==> run a: inputs <==
## accel_display
module accel_display(
	input 		          		clk,         
	input 		          		reset_n,
	input 		     [1:0]		SW,
	input 		          		data_update,
	input 		     [15:0]		data_x,
	input 		     [15:0]		data_y,
	output		     [7:0]		HEX0,
	output		     [7:0]		HEX1,
	output		     [7:0]		HEX2,
	output		     [7:0]		HEX3,
	output		reg  [3:0]		VGA_B,
	output		reg  [3:0]		VGA_G,
	output		reg          	VGA_HS,
	output		reg  [3:0]		VGA_R,
	output		reg          	VGA_VS
);
	wire [32:0] smooth_outx, smooth_outy;
	reg  [9:0] pixel_x1, pixel_x2; 
	wire [9:0] x1, x2;
	reg  [9:0] pixel_y1, pixel_y2;
	wire [9:0] y1, y2;
	reg  [7:0] addr;
	wire [11:0] colors;
	reg  [0:0] en;
	reg  [0:0] en_q;
	reg  [9:0] count;
	wire [9:0]  col, row;
	reg  [3:0]   red, green, blue;
	wire  h_sync, v_sync;
	wire  disp_ena;
	smoothFilter x_axis (.clock(clk), .reset_n(reset_n), .enable(VGA_HS), .select(SW[1:0]), .data_x(data_x), 
	                     .data_update(data_update), .smooth_out(smooth_outx));
	smoothFilter y_axis (.clock(clk), .reset_n(reset_n), .enable(VGA_VS), .select(SW[1:0]), .data_x(data_y), 
	                     .data_update(data_update), .smooth_out(smooth_outy));
	BCDconvert BCD_x (.bin(count), .nothing(1'b0), .sign(HEX3), 
	                  .hunBCD(HEX2), .tenBCD(HEX1), .oneBCD(HEX0));
	always @(posedge clk) begin
		if (disp_ena == 1'b1) begin
			VGA_R <= red;
			VGA_B <= blue;
			VGA_G <= green;
		end else begin
			VGA_R <= 4'd0;
			VGA_B <= 4'd0;
			VGA_G <= 4'd0;
		end
		VGA_HS <= h_sync;
		VGA_VS <= v_sync;
	end
	vga_controller control (.pixel_clk(clk), .reset_n(reset_n), .h_sync (h_sync),
                           .v_sync(v_sync), .disp_ena(disp_ena), .column(col), .row(row));
	ram  memory (.clock(clk), .address(addr) , .data_out(colors));
	assign x1 = 10'd311 + smooth_outx[9:0];
	assign x2 = 10'd326 + smooth_outx[9:0];
	assign y1 = 10'd231 + smooth_outy[9:0];
	assign y2 = 10'd246 + smooth_outy[9:0];
	always @(*) begin 
		pixel_x1 = x1;
		pixel_x2 = x2;
	end
	always @(*) begin
		if (y1[9] == 1'b1) begin
			pixel_y1 = 10'd0;
			pixel_y2 = 10'd15;
		end
		else if (y2 >= 10'd479) begin
			pixel_y1 = 10'd464;
  ...
clock: 26.9 ns
lec_check: 0
abc_area: 1
cap_margin: 20
cell_pad_in_sites_global_placement: 2
core_margin: 2
core_utilization: 69
cts_cluster_diameter: 59
gpl_routability_driven: 0
gpl_timing_driven: 0
hold_slack_margin: 0.25
max_routing_layer: met4
place_density: 0.6
setup_slack_margin: 0.77
slew_margin: 20
run.sh (not shown) runs the stock make flow with config.mk's settings and CLKGATE_MAP_FILE=.
==> inputs of run b, as changes to run a <==
Settings changed: ABC_AREA 1 to default, CELL_PAD_IN_SITES_GLOBAL_PLACEMENT 2 to default, CORE_UTILIZATION 69 to 60, CTS_CLUSTER_DIAMETER 59 to default, GPL_ROUTABILITY_DRIVEN 0 to default, GPL_TIMING_DRIVEN 0 to default, HOLD_SLACK_MARGIN 0.25 to default, MAX_ROUTING_LAYER met4 to default, PLACE_DENSITY 0.6 to default, SETUP_SLACK_MARGIN 0.77 to 3.42.
==> flow/constraint.sdc (replaced) <==
create_clock -name core_clock -period 11.8 [get_ports {clk}]
set_input_delay 2.3600 -clock core_clock [delete_from_list [all_inputs] [get_ports {clk}]]
set_output_delay 2.3600 -clock core_clock [all_outputs]
set_load 0.01 [all_outputs]
==> inputs of run c, as changes to run a <==
Settings changed: ABC_AREA 1 to default, CELL_PAD_IN_SITES_GLOBAL_PLACEMENT 2 to default, CORE_UTILIZATION 69 to 40, CTS_CLUSTER_DIAMETER 59 to default, GPL_ROUTABILITY_DRIVEN 0 to default, GPL_TIMING_DRIVEN 0 to default, HOLD_SLACK_MARGIN 0.25 to default, MAX_ROUTING_LAYER met4 to default, SETUP_SLACK_MARGIN 0.77 to default.
==> flow/constraint.sdc (replaced) <==
create_clock -name core_clock -period 16.2 [get_ports {clk}]
set_input_delay 3.2400 -clock core_clock [delete_from_list [all_inputs] [get_ports {clk}]]
set_output_delay 3.2400 -clock core_clock [all_outputs]
set_load 0.01 [all_outputs]
==> summary of the runs <==
- Run c went through all stages and came out clean. Run a aborted during 3_1_place_gp_skip_io, error GPL-0301. Run b completed with no timing, DRC or antenna violations.
- In run c the critical path depth is lower than in run b, by 2.
- Sequential power: run b is larger than run c (about 37%).
- Between run c and run b, the lower count of clock-buffer cells in the layout is in run b (gap 6).
- In run b the first-iteration DRC count is higher than in run c, by about 17%.
No activity file was given, so power comes from the tool's default toggle rates.
